## ember
## maxfinder
module maxfinder(clk, rst, start, x1, x2, x3, x4, eps, done, result);
For scale: about 1500 cells after synthesis, ~34 I/O pins, ~13000 um2 of cells after synthesis.
==> flow/config.mk <==
export PLATFORM = sky130hd
export DESIGN_NAME = maxfinder
export DESIGN_NICKNAME = maxfinder
export VERILOG_FILES = /design/flow/design.v
export SDC_FILE = /design/flow/constraint.sdc
export NUM_CORES = 4
export LEC_CHECK = 0
export ABC_AREA = 1
export CAP_MARGIN = 25
export CELL_PAD_IN_SITES_DETAIL_PLACEMENT = 2
export CELL_PAD_IN_SITES_GLOBAL_PLACEMENT = 2
export CORE_ASPECT_RATIO = 0.51
export CORE_MARGIN = 9
export CORE_UTILIZATION = 15
export CTS_CLUSTER_DIAMETER = 95
export CTS_CLUSTER_SIZE = 11
export GPL_TIMING_DRIVEN = 0
export MIN_ROUTING_LAYER = met2
export SLEW_MARGIN = 10
==> flow/constraint.sdc <==
create_clock -name core_clock -period 6.48 [get_ports {clk}]
set_input_delay 1.2960 -clock core_clock [delete_from_list [all_inputs] [get_ports {clk}]]
set_output_delay 1.2960 -clock core_clock [all_outputs]
set_load 0.01 [all_outputs]
run.sh (not shown) runs the stock make flow with config.mk's settings and CLKGATE_MAP_FILE=.
The following lists how fjord was set up differently from ember:
Settings: removing CTS_CLUSTER_DIAMETER (formerly 95); changing SLEW_MARGIN from 10 to 20; removing GPL_TIMING_DRIVEN (formerly 0); changing CAP_MARGIN from 25 to 20; removing CORE_ASPECT_RATIO (formerly 0.51); removing MIN_ROUTING_LAYER (formerly met2); changing CTS_CLUSTER_SIZE from 11 to 74; changing CORE_UTILIZATION from 15 to 68; changing CORE_MARGIN from 9 to 2; removing CELL_PAD_IN_SITES_GLOBAL_PLACEMENT (formerly 2); removing CELL_PAD_IN_SITES_DETAIL_PLACEMENT (formerly 2); changing the clock period (ns, I/O delays scaled along) from 6.48 to 5.01.
Results
fjord: flow complete, layout not clean; failing: negative setup slack. Compared with ember, fjord shows final instance area that has gone up by a few percent. Global routing met3 resource utilization down 21 points in fjord wrt ember. Diff ember -> fjord: critical path depth decreased 1; global-route usage rose by 19 points. STATUS full die area: fjord wins against ember. Per the comparison of fjord with ember, post-cts resize count now sits higher; sequential share of layout area now sits lower; length of routed met2 wiring now sits lower.
The inputs of sierra differ from those of fjord as listed below.
Settings: an added HOLD_SLACK_MARGIN of 0.29; an added PLACE_DENSITY_LB_ADDON of 0.26; a change of CORE_UTILIZATION from 68 to 72.
- Comparing fjord and sierra, the higher horizontal die dimension was measured on fjord.
- Floorplan-stage core utilization came out higher on sierra than on fjord.
- fjord → sierra: total number of placement rows lower; placer's final routability congestion estimate higher.
- Changes observed in sierra relative to fjord: flip-flop and latch count after synthesis about even, worst slack after detailed placement climbed 0.11 ns.
- Against fjord, sierra comes in 3.8 um lower on vertical die dimension.
- sierra: GRT-0232 in 5_1_grt -> run aborted
- As far as number of levels in the clock H-tree goes, fjord and sierra are indistinguishable; the numbers are identical.
- The buffers inserted during post-CTS setup optimization number comes out lower for fjord vs sierra.
- Of fjord and sierra, the higher total die size belongs to fjord.
- In the metrics for fjord and sierra, the one carrying the higher post-cts gate resize count is sierra.
diff inputs: sierra => quartz
Settings: HOLD_SLACK_MARGIN: 0.29 -> unset; PLACE_DENSITY: unset -> 0.67; PLACE_DENSITY_LB_ADDON: 0.26 -> unset.
Notes after the runs:
- Not one of sierra and quartz finished clean.
- Although it ran to completion, quartz produced a layout that fails the final checks because of negative setup slack.
- For sierra, the flow was terminated by a tool error in 5_1_grt and produced no final design.
- Compared with sierra, in quartz estimated wirelength of the detail-placed design -about 2.4%, number of H-tree levels ~0 delta, routability congestion estimate fell by about 5.6%.
The inputs of nickel differ from those of quartz as listed below.
Settings: setting PLACE_DENSITY_LB_ADDON to 0.27 for the first time; removing PLACE_DENSITY (formerly 0.67); changing the clock period (ns, I/O delays scaled along) from 5.01 to 5.13.
==> results <==
- The layout from nickel, despite a flow that completed every stage, fails the layout checks, with the failing checks listed as negative setup slack.
- Although quartz finished all stages, its layout failed final checks on negative setup slack.
- Summary of nickel over quartz: placed instance area down 70 um2; combinational power share up 0.3 points; routed wire length up 19%.
What juniper does differently from nickel at the input level:
Settings: PLACE_DENSITY_LB_ADDON no longer set, was 0.27; PLACE_DENSITY now 0.38, previously not set; CTS_CLUSTER_DIAMETER now 258, previously not set; the clock period (ns, I/O delays scaled along) now 5.02, was 5.13.
==> results <==
The final report for juniper shows a completed flow and a layout that fails verification, specifically negative setup slack. Post-route fraction of the period consumed by the critical path (lower): juniper. Re remaining design rule violation count: no difference whatsoever between nickel and juniper. Against nickel, juniper reports a proportion of power drawn by the clock network that is higher. Highest attainable clock frequency up 6.4% in juniper wrt nickel.

## violet
maxfinder again, from the RTL that the note above started with.
Settings: LEC_CHECK=0, ABC_AREA=1, CAP_MARGIN=20, CORE_MARGIN=2, CORE_UTILIZATION=72, CTS_CLUSTER_DIAMETER=334, CTS_CLUSTER_SIZE=96, PLACE_DENSITY=0.43, SETUP_SLACK_MARGIN=1.63, SLEW_MARGIN=20, TNS_END_PERCENT=10; clock period 5.51 ns.
Relative to violet, the following input files were edited for raven:
- CTS_CLUSTER_DIAMETER removed (was 334)
- TNS_END_PERCENT removed (was 10)
- CTS_CLUSTER_SIZE removed (was 96)
- SETUP_SLACK_MARGIN removed (was 1.63)
- ABC_AREA removed (was 1)
- PLACE_DENSITY changed from 0.43 to 0.67
- the clock period (ns, I/O delays scaled along) changed from 5.51 to 5.58
[summary]
- raven: all stages done; final checks FAILED (negative setup slack).
- Summary — total global routing track utilization, raven relative to violet: higher, by 0.45 points.
- Worst setup slack: raven vs violet down 0.42 ns
- As far as total of hold buffers inserted after clock tree synthesis goes, raven and violet are indistinguishable; the numbers are identical.
- On raven: maximum number of pins on one net before global-route repair is 12 lower than what violet gave.
- raven — routed wirelength normalized by instance count about 5% higher, violet as reference
- Summary — remaining max-slew budget at the tightest pin, raven relative to violet: higher, by 2.5 points.
- Compare violet and raven | share of the core filled with cells in the final layout lower: raven
- Summary of raven over violet: number of buffers inserted by post-CTS setup repair shrank by 30, highest achievable clock rate shrank by about 8%, met1 routed wirelength after detailed routing grew by 2.2%.
## Diff of input files: yarrow against raven
- SETUP_SLACK_MARGIN: unset -> 1.77
- CTS_CLUSTER_SIZE: unset -> 45
- PLACE_DENSITY: 0.67 -> unset
- PLACE_DENSITY_LB_ADDON: unset -> 0.0
- the clock period (ns, I/O delays scaled along): 5.58 -> 6.49
Notes after the runs:
Looking only at required time of the critical path, and setting everything else aside, the higher value of yarrow and raven goes to yarrow. As far as post-synthesis instance area goes, yarrow and raven are indistinguishable; the numbers are identical. Of yarrow and raven, yarrow shows the lower hold slack, with raven above it. Per the comparison of yarrow with raven, cell area up 670 um^2; setup slack up 0.76 ns. yarrow: all stages complete, timing, DRC and antenna checks passed.
--- input diff yarrow..indigo ---
- clearing SETUP_SLACK_MARGIN, which used to be 1.77
- swapping 72 for 40 in CORE_UTILIZATION
- clearing PLACE_DENSITY_LB_ADDON, which used to be 0.0
- clearing CTS_CLUSTER_SIZE, which used to be 45
- swapping 6.49 for 6.57 in the clock period (ns, I/O delays scaled along)
[summary]
Between yarrow and indigo, the flow reports cell total after placement increasing by more than 10%.
Top layer used by detailed routing: met4 -> indigo, met5 -> yarrow
Summary of the comparison: count of clock-buffer cells in the layout is lower in indigo, relative to yarrow.
Compared with yarrow, indigo shows a setup slack after layout that is 0.23 ns lower.
yarrow -> indigo: number of buffers inserted for hold repair after clock tree synthesis delta 0, exact match
The row count in indigo was higher than what yarrow gave.
#### Input delta (tundra over indigo)
- CORE_UTILIZATION changed from 40 to 65
- the clock period (ns, I/O delays scaled along) changed from 6.57 to 5.01
==> results <==
- tundra finished all stages; however, its layout fails the closing checks, the failures being negative setup slack.
- Looking at detailed-routed wire length on met2 across indigo and tundra, the one that comes out lower is indigo.
- Count of H-tree levels built during CTS: indigo vs tundra identical
- As far as clock skew is concerned, tundra and indigo perform about the same.
- Signed area change from the synthesized netlist to the final layout for tundra: 14 points up relative to indigo
- The higher sequential power came out of tundra.
- tundra — share of the clock period used by the worst path after layout 16 points higher, indigo as reference
- What indigo reported for filler cell count in the final layout has to be multiplied by 0.39 to get the figure for tundra.
- From indigo to tundra the numbers moved as follows: slew at the pin closest to its max-slew limit went down by 0.13 ns; routed wire length went up by 13%; count of placed standard cells in the final layout, fillers left out went up by about 1%; met3 demand-to-capacity share in global routing went up by 1.5 points.
Setup changes, tundra to maple
- a change of CAP_MARGIN from 20 to 0
- an added CTS_CLUSTER_DIAMETER of 39
- an added PLACE_DENSITY of 0.67
- an added SETUP_SLACK_MARGIN of 1.39
- an added CTS_CLUSTER_SIZE of 74
- a change of CORE_UTILIZATION from 65 to 72
- an added ABC_AREA of 1
Results
- In maple the implementation completed, yet the final layout does not meet the checks, the culprit being negative setup slack.
- Wire length on met3 grows by more than 100% when moving from tundra to maple.
- Against tundra, routed wire length in maple rose by more than 10%.
- Going from tundra to maple, clock period minus final worst setup slack went down by 0.37 ns; area overhead of the layout relative to synthesis went down by 1.5 points.
Power and IR drop assume default switching activity.
